Design wallace_mul, start of the top module:
module wallace_mul(input [15:0] a, input [15:0] b, output [32:0] out, input clk);
For scale: ~66 I/O pins, about 0.024 mm² of cells after synthesis.
==> flow/config.mk <==
export PLATFORM = sky130hd
export DESIGN_NAME = wallace_mul
export DESIGN_NICKNAME = wallace_mul
export VERILOG_FILES = /design/flow/design.v
export SDC_FILE = /design/flow/constraint.sdc
export NUM_CORES = 4
export LEC_CHECK = 0
export CAP_MARGIN = 20
export CORE_ASPECT_RATIO = 0.73
export CORE_MARGIN = 2
export CORE_UTILIZATION = 28
export GPL_ROUTABILITY_DRIVEN = 0
export GPL_TIMING_DRIVEN = 1
export MIN_ROUTING_LAYER = met1
export PLACE_DENSITY_LB_ADDON = 0.19
export SETUP_SLACK_MARGIN = 1.34
export SLEW_MARGIN = 25
==> flow/constraint.sdc <==
create_clock -name core_clock -period 4.55 [get_ports {clk}]
set_input_delay 0.9100 -clock core_clock [delete_from_list [all_inputs] [get_ports {clk}]]
set_output_delay 0.9100 -clock core_clock [all_outputs]
set_load 0.01 [all_outputs]
run.sh (not shown) runs the stock make flow with config.mk's settings and CLKGATE_MAP_FILE=.
The first run completed without violations.
Edit:
CORE_ASPECT_RATIO = default   (was 0.73)
CORE_UTILIZATION = 58   (was 28)
GPL_ROUTABILITY_DRIVEN = default   (was 0)
GPL_TIMING_DRIVEN = default   (was 1)
MIN_ROUTING_LAYER = default   (was met1)
PLACE_DENSITY_LB_ADDON = default   (was 0.19)
SETUP_SLACK_MARGIN = 0.49   (was 1.34)
SLEW_MARGIN = 20   (was 25)
clock period = 2.44 ns   (was 4.55 ns; I/O delays follow)
Outcome: The changed run finished but failed the layout checks on negative setup slack; routed wire length goes down by 5.6%; first-iteration DRC count shrinks by 22%; worst setup slack gets worse by 1.7 ns; final area came out higher by 2.3%; synthesized cell count stays the same; global-route usage increases by 10 points; clock skew barely changes; area after synthesis is unchanged.
Edit:
CORE_UTILIZATION = 66   (was 58)
MAX_ROUTING_LAYER = met4   (was default)
clock period = 4.13 ns   (was 2.44 ns; I/O delays follow)
Outcome: With this change the flow ran to the end with no violations; worst hold slack loses 0.0031 ns; setup slack gains 1.4 ns; synthesized cell count stays the same; non-clock buffer count goes down by 186; final area goes down by 6.2%; power goes down by about 44%; count of clock-buffer cells in the layout goes down by 1; combinational power goes down by 50%; die area goes down by about 12%.
Edit:
CORE_UTILIZATION = 71   (was 66)
HOLD_SLACK_MARGIN = -0.05   (was default)
MAX_ROUTING_LAYER = default   (was met4)
PLACE_DENSITY = 0.6   (was default)
SETUP_SLACK_MARGIN = default   (was 0.49)
clock period = 2.41 ns   (was 4.13 ns; I/O delays follow)
Outcome: The changed run finished with negative setup slack left; clock skew grows by 0.016 ns; non-clock buffer count rises by 142; worst setup slack loses 1.4 ns; cell area grows by 4.0%; synthesized cell count stays the same; power goes up by about 80%; via count went up by 12%; utilization rose by 8.9 points; routed wire length rises by 30%; first-iteration DRC count went up by 57%.
Edit:
CORE_UTILIZATION = 72   (was 71)
CTS_CLUSTER_DIAMETER = 397   (was default)
HOLD_SLACK_MARGIN = default   (was -0.05)
clock period = 3.95 ns   (was 2.41 ns; I/O delays follow)
Result:
- The new run reached the layout checks and failed them: negative setup slack
- register-to-register slack improved by 1.6 ns
- combinational power falls by 55%
- non-clock buffer count falls by 175
- core utilization falls by 4.7 points
- area after synthesis does not change
- synthesized cell count is unchanged
Edit:
CORE_UTILIZATION = 40   (was 72)
CTS_CLUSTER_DIAMETER = default   (was 397)
clock period = 4.4 ns   (was 3.95 ns; I/O delays follow)
The new run ran to the end with no violations.
Final area rises by 1.4%.
Synthesized cell count is unchanged.
Non-clock buffer count falls by 7.
Wire length falls by 21%.
Critical path depth is unchanged.

* * *

Starting RTL as in the previous note.
// wallace_mul
module wallace_mul(input [15:0] a, input [15:0] b, output [32:0] out, input clk);
wire [30:0] m[0:15];
reg [30:0] m15_1,m15_2,m15_3;
reg [30:0] u[14:0];
reg [31:0] v[14:0];
reg [31:0] v10_1,v12_2,v12_1;
reg [31:0] temp;
reg [31:0] temp_v;
genvar q,k,i,j;
assign m[0] = b[0] == 0 ? 31'b0 : {15'b0,a};
assign m[1] = b[1] == 0 ? 31'b0 : {14'b0,a,1'b0};
assign m[2] = b[2] == 0 ? 31'b0 : {13'b0,a,2'b0};
assign m[3] = b[3] == 0 ? 31'b0 : {12'b0,a,3'b0};
assign m[4] = b[4] == 0 ? 31'b0 : {11'b0,a,4'b0};
assign m[5] = b[5] == 0 ? 31'b0 : {10'b0,a,5'b0};
assign m[6] = b[6] == 0 ? 31'b0 : {9'b0,a,6'b0};
assign m[7] = b[7] == 0 ? 31'b0 : {8'b0,a,7'b0};
assign m[8] = b[8] == 0 ? 31'b0 : {7'b0,a,8'b0};
assign m[9] = b[9] == 0 ? 31'b0 : {6'b0,a,9'b0};
assign m[10] = b[10] == 0 ? 31'b0 : {5'b0,a,10'b0};
assign m[11] = b[11] == 0 ? 31'b0 : {4'b0,a,11'b0};
assign m[12] = b[12] == 0 ? 31'b0 : {3'b0,a,12'b0};
assign m[13] = b[13] == 0 ? 31'b0 : {2'b0,a,13'b0};
assign m[14] = b[14] == 0 ? 31'b0 : {1'b0,a,14'b0};
assign m[15] = b[15] == 0 ? 31'b0 : {a,15'b0};
generate    for(q=0; q<=14; q=q+1) begin
                  always @ ( posedge clk )
                        v[q][0] <= 0;
            end
endgenerate
generate    for(k=0; k<=12; k=k+3) begin
                  for(q=0; q<=30; q=q+1) begin
                  always @ ( posedge clk ) begin
                        u[k][q] <= m[k][q] ^ m[k+1][q] ^ m[k+2][q];
                        v[k][q+1] <= m[k][q] && m[k+1][q] || m[k+2][q] && ( m[k][q] || m[k+1][q] );
                  end
                  end
            end
            always @ ( posedge clk )
                  m15_1 <= m[15];
            for(q=0; q<=30; q=q+1) begin
            always @ ( posedge clk ) begin
                        u[1][q] <= u[0][q] ^ v[0][q] ^ u[3][q];
                        v[1][q+1] <= u[0][q] && v[0][q] || u[3][q] && ( u[0][q] || v[0][q] );
            end
            end
            for(q=0; q<=30; q=q+1) begin
            always @ ( posedge clk ) begin
                        u[2][q] <= u[6][q] ^ v[6][q] ^ v[3][q];
  ...
Settings: LEC_CHECK=0, ABC_AREA=1, CAP_MARGIN=0, CORE_MARGIN=2, CORE_UTILIZATION=72, CTS_CLUSTER_DIAMETER=307, CTS_CLUSTER_SIZE=15, GPL_ROUTABILITY_DRIVEN=0, GPL_TIMING_DRIVEN=1, MAX_ROUTING_LAYER=met5, PLACE_DENSITY_LB_ADDON=0.02, SETUP_SLACK_MARGIN=0.56, SLEW_MARGIN=20; clock period 2.51 ns.
The starting point ran to the end with violations: setup timing.
Then changed:
CAP_MARGIN = 20   (was 0)
CTS_CLUSTER_DIAMETER = 362   (was 307)
GPL_ROUTABILITY_DRIVEN = default   (was 0)
GPL_TIMING_DRIVEN = default   (was 1)
HOLD_SLACK_MARGIN = -0.1   (was default)
MAX_ROUTING_LAYER = default   (was met5)
PLACE_DENSITY_LB_ADDON = 0.03   (was 0.02)
SETUP_SLACK_MARGIN = -0.17   (was 0.56)
clock period = 2.36 ns   (was 2.51 ns; I/O delays follow)
=> The new run reached the layout checks and failed them: setup timing. Critical path depth went down by 1. Total power came out higher by 3.0%. Wire length goes down by 5.3%. Count of clock-buffer cells in the layout grows by 1. Setup slack is better by 0.17 ns. Non-clock buffer count increases by 3.
Then changed:
ABC_AREA = default   (was 1)
CORE_UTILIZATION = 33   (was 72)
CTS_CLUSTER_DIAMETER = default   (was 362)
CTS_CLUSTER_SIZE = default   (was 15)
HOLD_SLACK_MARGIN = default   (was -0.1)
PLACE_DENSITY = 0.6   (was default)
PLACE_DENSITY_LB_ADDON = default   (was 0.03)
SETUP_SLACK_MARGIN = default   (was -0.17)
clock period = 4.25 ns   (was 2.36 ns; I/O delays follow)
After rerunning: This time the run completed without violations; combinational power drops by 61%; worst setup slack is better by 0.73 ns; final area drops by 4.9%; sequential share of layout area climbs by 2.2 points; synthesized area drops by 3.4%; critical path depth drops by 3; die area climbs by 110%; core utilization drops by 48 points.
Then changed:
ABC_AREA = 1   (was default)
CORE_UTILIZATION = 72   (was 33)
CTS_CLUSTER_DIAMETER = 396   (was default)
CTS_CLUSTER_SIZE = 15   (was default)
HOLD_SLACK_MARGIN = 0.3   (was default)
PLACE_DENSITY = default   (was 0.6)
PLACE_DENSITY_LB_ADDON = 0.04   (was default)
SETUP_SLACK_MARGIN = 0.17   (was default)
clock period = 2.36 ns   (was 4.25 ns; I/O delays follow)
=>
- The changed run finished with setup timing left
- hold slack gains 0.0062 ns
- count of clock-buffer cells in the layout decreases by 27
- power rose by 98%
- die area falls by 52%
- via count went up by 34%
- wire length grows by 58%
- non-clock buffer count came out higher by 125
Then changed:
CORE_UTILIZATION = 57   (was 72)
CTS_CLUSTER_DIAMETER = default   (was 396)
CTS_CLUSTER_SIZE = default   (was 15)
HOLD_SLACK_MARGIN = default   (was 0.3)
PLACE_DENSITY_LB_ADDON = 0.11   (was 0.04)
SETUP_SLACK_MARGIN = 0.49   (was 0.17)
clock period = 2.44 ns   (was 2.36 ns; I/O delays follow)
Outcome:
- The new run produced a layout that fails on setup timing
- die size went up by about 26%
- wire length went down by 31%
- final cell count went up by about 7%
- cell area went up by about 2.4%
- total power went down by 2.1%
- setup slack gets better by 0.21 ns
- area after synthesis is unchanged
- clock skew is about the same
- non-clock buffer count went down by 15
Then changed:
ABC_AREA = 0   (was 1)
CAP_MARGIN = 35   (was 20)
CORE_UTILIZATION = 17   (was 57)
PLACE_DENSITY = 0.47   (was default)
PLACE_DENSITY_LB_ADDON = default   (was 0.11)
SETUP_SLACK_MARGIN = default   (was 0.49)
clock period = 4.4 ns   (was 2.44 ns; I/O delays follow)
- The new run ran to the end with no violations
- total power came out lower by 49%
- core utilization came out lower by 50 points
- setup slack is better by 0.65 ns
- die size came out higher to 3.2 times its value
- clock-buffer cell count came out lower by 6
- design area came out lower by 4.4%
- flip-flop count stays the same
- hold slack hardly moves
- routed wire length came out higher by 5.4%
- first-iteration DRC count came out lower by 44%
- synthesized cell count came out lower by 23%

* * *

## v47
The RTL this note starts from:
==> flow/design.v <==
module cla32(input [31:0]a, input [31:0]b,output [32:0]out);
wire [1:0]w[0:32], L1[0:31], L2[0:31], L3[0:31], L4[0:31],L5[0:31];
wire L6[31:0];
genvar q;
generate    for(q=0; q<=31; q=q+1) begin
                  current_status s(.a(a[q]),.b(b[q]),.t(w[q+1]));
            end
endgenerate
assign w[0] = 0;
generate    for(q=0;q<=30;q=q+1) begin
                  look_ahead l(.s(w[31-q]),.f(w[30-q]),.o(L1[q]));
            end
endgenerate
assign L1[31] = w[0];
generate    for(q=0;q<=29;q=q+1) begin
                  look_ahead l(.s(L1[q]),.f(L1[q+2]),.o(L2[q]));
            end
endgenerate
assign L2[30] = L1[30];
assign L2[31] = L1[31];
generate    for(q=0;q<=27;q=q+1) begin
                  look_ahead l(.s(L2[q]),.f(L2[q+4]),.o(L3[q]));
            end
endgenerate
assign {L3[28], L3[29], L3[30], L3[31]} = {L2[28], L2[29], L2[30], L2[31]};
generate    for(q=0;q<=23;q=q+1) begin
                  look_ahead l(.s(L3[q]),.f(L3[q+8]),.o(L4[q]));
            end
endgenerate
generate    for(q=24;q<=31;q=q+1) begin
                  assign L4[q] = L3[q];
            end
endgenerate
generate    for(q=0;q<=15;q=q+1) begin
                  look_ahead l(.s(L4[q]),.f(L4[q+16]),.o(L5[q]));
            end
endgenerate
generate    for(q=16;q<=31;q=q+1) begin
                  assign L5[q] = L4[q];
            end
endgenerate
generate    for(q=0;q<=31;q=q+1) begin
                  assign L6[q] = a[q] ^ b[q] ^ L5[31-q][0];
            end
endgenerate
generate    for(q=0;q<=31;q=q+1) begin
                  assign out[q] = L6[q];
            end
            assign out[32] = w[0];
endgenerate
endmodule
module current_status(input a,input b,output [1:0]t);
      assign {t[0],t[1]} = {a || b , a && b};
endmodule
module look_ahead(input [1:0]s, input [1:0]f,output [1:0]o);
      assign o[1] = (s[1] & s[0] & !f[1]) | (s[0] & f[1] & f[0]);
      assign o[0] = (s[1] & s[0] & !f[1] & !f[0]) | (f[0] & s[0]);
endmodule
module wallace_mul(input [15:0] a, input [15:0] b, output [32:0] out, input clk);
wire [30:0] m[0:15];
reg [30:0] m15_1,m15_2,m15_3;
reg [30:0] u[14:0];
reg [31:0] v[14:0];
reg [31:0] v10_1,v12_2,v12_1;
reg [31:0] temp;
reg [31:0] temp_v;
genvar q,k,i,j;
assign m[0] = b[0] == 0 ? 31'b0 : {15'b0,a};
assign m[1] = b[1] == 0 ? 31'b0 : {14'b0,a,1'b0};
assign m[2] = b[2] == 0 ? 31'b0 : {13'b0,a,2'b0};
assign m[3] = b[3] == 0 ? 31'b0 : {12'b0,a,3'b0};
assign m[4] = b[4] == 0 ? 31'b0 : {11'b0,a,4'b0};
assign m[5] = b[5] == 0 ? 31'b0 : {10'b0,a,5'b0};
assign m[6] = b[6] == 0 ? 31'b0 : {9'b0,a,6'b0};
assign m[7] = b[7] == 0 ? 31'b0 : {8'b0,a,7'b0};
assign m[8] = b[8] == 0 ? 31'b0 : {7'b0,a,8'b0};
assign m[9] = b[9] == 0 ? 31'b0 : {6'b0,a,9'b0};
assign m[10] = b[10] == 0 ? 31'b0 : {5'b0,a,10'b0};
assign m[11] = b[11] == 0 ? 31'b0 : {4'b0,a,11'b0};
assign m[12] = b[12] == 0 ? 31'b0 : {3'b0,a,12'b0};
assign m[13] = b[13] == 0 ? 31'b0 : {2'b0,a,13'b0};
assign m[14] = b[14] == 0 ? 31'b0 : {1'b0,a,14'b0};
assign m[15] = b[15] == 0 ? 31'b0 : {a,15'b0};
generate    for(q=0; q<=14; q=q+1) begin
                  always @ ( posedge clk )
                        v[q][0] <= 0;
            end
endgenerate
generate    for(k=0; k<=12; k=k+3) begin
                  for(q=0; q<=30; q=q+1) begin
                  always @ ( posedge clk ) begin
                        u[k][q] <= m[k][q] ^ m[k+1][q] ^ m[k+2][q];
                        v[k][q+1] <= m[k][q] && m[k+1][q] || m[k+2][q] && ( m[k][q] || m[k+1][q] );
                  end
                  end
            end
            always @ ( posedge clk )
                  m15_1 <= m[15];
            for(q=0; q<=30; q=q+1) begin
            always @ ( posedge clk ) begin
                        u[1][q] <= u[0][q] ^ v[0][q] ^ u[3][q];
                        v[1][q+1] <= u[0][q] && v[0][q] || u[3][q] && ( u[0][q] || v[0][q] );
            end
            end
            for(q=0; q<=30; q=q+1) begin
            always @ ( posedge clk ) begin
                        u[2][q] <= u[6][q] ^ v[6][q] ^ v[3][q];
                        v[2][q+1] <= u[6][q] && v[6][q] || v[3][q] && ( u[6][q] || v[6][q] );
            end
            end
            for(q=0; q<=30; q=q+1) begin
            always @ ( posedge clk ) begin
                  u[4][q] <= u[9][q] ^ v[9][q] ^ u[12][q];
                  v[4][q+1] <= u[9][q] && v[9][q] || u[12][q] && ( u[9][q] || v[9][q] );
            end
            end
            always @ ( posedge clk ) begin
                  m15_2 <= m15_1;
                  v12_1 <= v[12];
            end
            for(q=0; q<=30; q=q+1) begin
            always @ ( posedge clk ) begin
                  u[5][q] <= u[1][q] ^ v[1][q] ^ u[2][q];
                  v[5][q+1] <= u[1][q] && v[1][q] || u[2][q] && ( u[1][q] || v[1][q] );
            end
            end
            for(q=0; q<=30; q=q+1) begin
            always @ ( posedge clk ) begin
                  u[7][q] <= u[4][q] ^ v[4][q] ^ v[2][q];
                  v[7][q+1] <= u[4][q] && v[4][q] || v[2][q] && ( u[4][q] || v[4][q] );
            end
            end
            always @ ( posedge clk ) begin
                  m15_3 <= m15_2;
                  v12_2 <= v12_1;
            end
            for(q=0; q<=30; q=q+1) begin
            always @ ( posedge clk ) begin
                  u[8][q] <= u[5][q] ^ v[5][q] ^ u[7][q];
                  v[8][q+1] <= u[5][q] && v[5][q] || u[7][q] && ( u[5][q] || v[5][q] );
            end
            end
            for(q=0; q<=30; q=q+1) begin
            always @ ( posedge clk ) begin
                  u[10][q] <= m15_3[q] ^ v12_2[q] ^ v[7][q];
                  v[10][q+1] <= m15_3[q] && v12_2[q] || v[7][q] && ( m15_3[q] || v12_2[q] );
            end
            end
            for(q=0; q<=30; q=q+1) begin
            always @ ( posedge clk ) begin
                  u[11][q] <= u[8][q] ^ v[8][q] ^ u[10][q];
                  v[11][q+1] <= u[8][q] && v[8][q] || u[10][q] && ( u[8][q] || v[8][q] );
            end
            end
            always @ ( posedge clk )
                  v10_1 <= v[10];
            for(q=0; q<=30; q=q+1) begin
            always @ ( posedge clk ) begin
                  u[13][q] <= u[11][q] ^ v[11][q] ^ v10_1[q];
                  v[13][q+1] <= u[11][q] && v[11][q] || v10_1[q] && ( u[11][q] || v[11][q] );
            end
            end
endgenerate
always @ ( posedge clk ) begin
      temp <= {1'b0,u[13]};
      temp_v <= v[13];
end
cla32 object(.a(temp),.b(temp_v),.out(out));
endmodule
export LEC_CHECK = 0
export ABC_AREA = 1
export CAP_MARGIN = 30
export CORE_MARGIN = 2
export CORE_UTILIZATION = 72
export CTS_CLUSTER_DIAMETER = 307
export HOLD_SLACK_MARGIN = 0.3
export PLACE_DENSITY = 0.73
export SETUP_SLACK_MARGIN = 0.48
export SLEW_MARGIN = 40
export TNS_END_PERCENT = 5
create_clock -name core_clock -period 2.57 [get_ports {clk}]
In v47 the implementation completed, yet the final layout does not meet the checks, the culprit being setup timing.
Relative to v47, the following input files were edited for v23:
Settings: CORE_UTILIZATION now 40, was 72; CAP_MARGIN now 20, was 30; SLEW_MARGIN now 20, was 40; CTS_CLUSTER_DIAMETER no longer set, was 307; TNS_END_PERCENT no longer set, was 5; SETUP_SLACK_MARGIN no longer set, was 0.48; PLACE_DENSITY now 0.6, was 0.73; HOLD_SLACK_MARGIN no longer set, was 0.3; ABC_AREA no longer set, was 1; the clock period (ns, I/O delays scaled along) now 4.25, was 2.57.
### Flow results
- Having completed the whole flow, v23 delivered a layout that passed the timing, design-rule and antenna checks.
- v23 vs v47, global-route total usage across every layer went down by 22 points.
- v23 vs v47 — worst endpoint data arrival time rose 0.57 ns.
- Looking at xor-xnor portion of the synthesized cell area across v23 and v47, the one that comes out lower is v47.
- Compared with v47, v23 shows initial antenna violation count lower by 2.
- Comparing v23 and v47, share of synthesized area spent on multiplexers is lower on v47.
- Diff v47 -> v23: met1 layer usage reported by global route lost 22 points, synthesized area lost about 3.4%.
- When v23 is measured against v47, its area of all placed cells without fillers turns out 1300 um^2 lower.
- Looking only at wire length, and setting everything else aside, the lower value of v23 and v47 goes to v23.
- The run showing the smaller routability-driven placement congestion ratio is v47.
diff inputs: v23 => v48
Settings: CORE_UTILIZATION: 40 -> 71; SETUP_SLACK_MARGIN: unset -> 0.68; TNS_END_PERCENT: unset -> 5; HOLD_SLACK_MARGIN: unset -> -0.05; the clock period (ns, I/O delays scaled along): 4.25 -> 2.41.
v48 vs v23: total length of routed met2 wires up by more than half. Although it ran to completion, v48 produced a layout that fails the final checks because of setup timing. From v23 to v48 the numbers moved as follows: number of nets in the final layout increased by 154 relative to the old numbers, global-route wire length before repair increased by about 25% relative to the old numbers, routability congestion estimate from global placement decreased by 4.8% relative to the old numbers, global-route usage increased by 18 points relative to the old numbers, number of diodes increased by 3 relative to the old numbers. Going from v23 to v48, routed length on met3 grows by 2100 um. The run showing the smaller headroom to the max-slew limit is v23.
### v48 -> v44
Settings: swapping 71 for 70 in CORE_UTILIZATION; clearing HOLD_SLACK_MARGIN, which used to be -0.05; clearing SETUP_SLACK_MARGIN, which used to be 0.68; clearing TNS_END_PERCENT, which used to be 5; putting ABC_AREA at 1 where nothing was set; putting CTS_CLUSTER_DIAMETER at 272 where nothing was set; swapping 2.41 for 2.46 in the clock period (ns, I/O delays scaled along).
Notes after the runs:
v44 had finished all stages when the layout checks came back failing, citing setup timing.
There was hardly any difference in power attributed to sequential cells between v48 and v44.
The first-pass GRT wire length of v44 exceeds that of v48 by 7.8%.
Relative to v48, placer congestion estimate has increased by about 3% in v44.
From v48 to v44 the numbers moved as follows: final area grew by about 6.4%, overall power grew by 4.6%.
Power figures rest on the tool's default switching activity, not on a simulated workload.
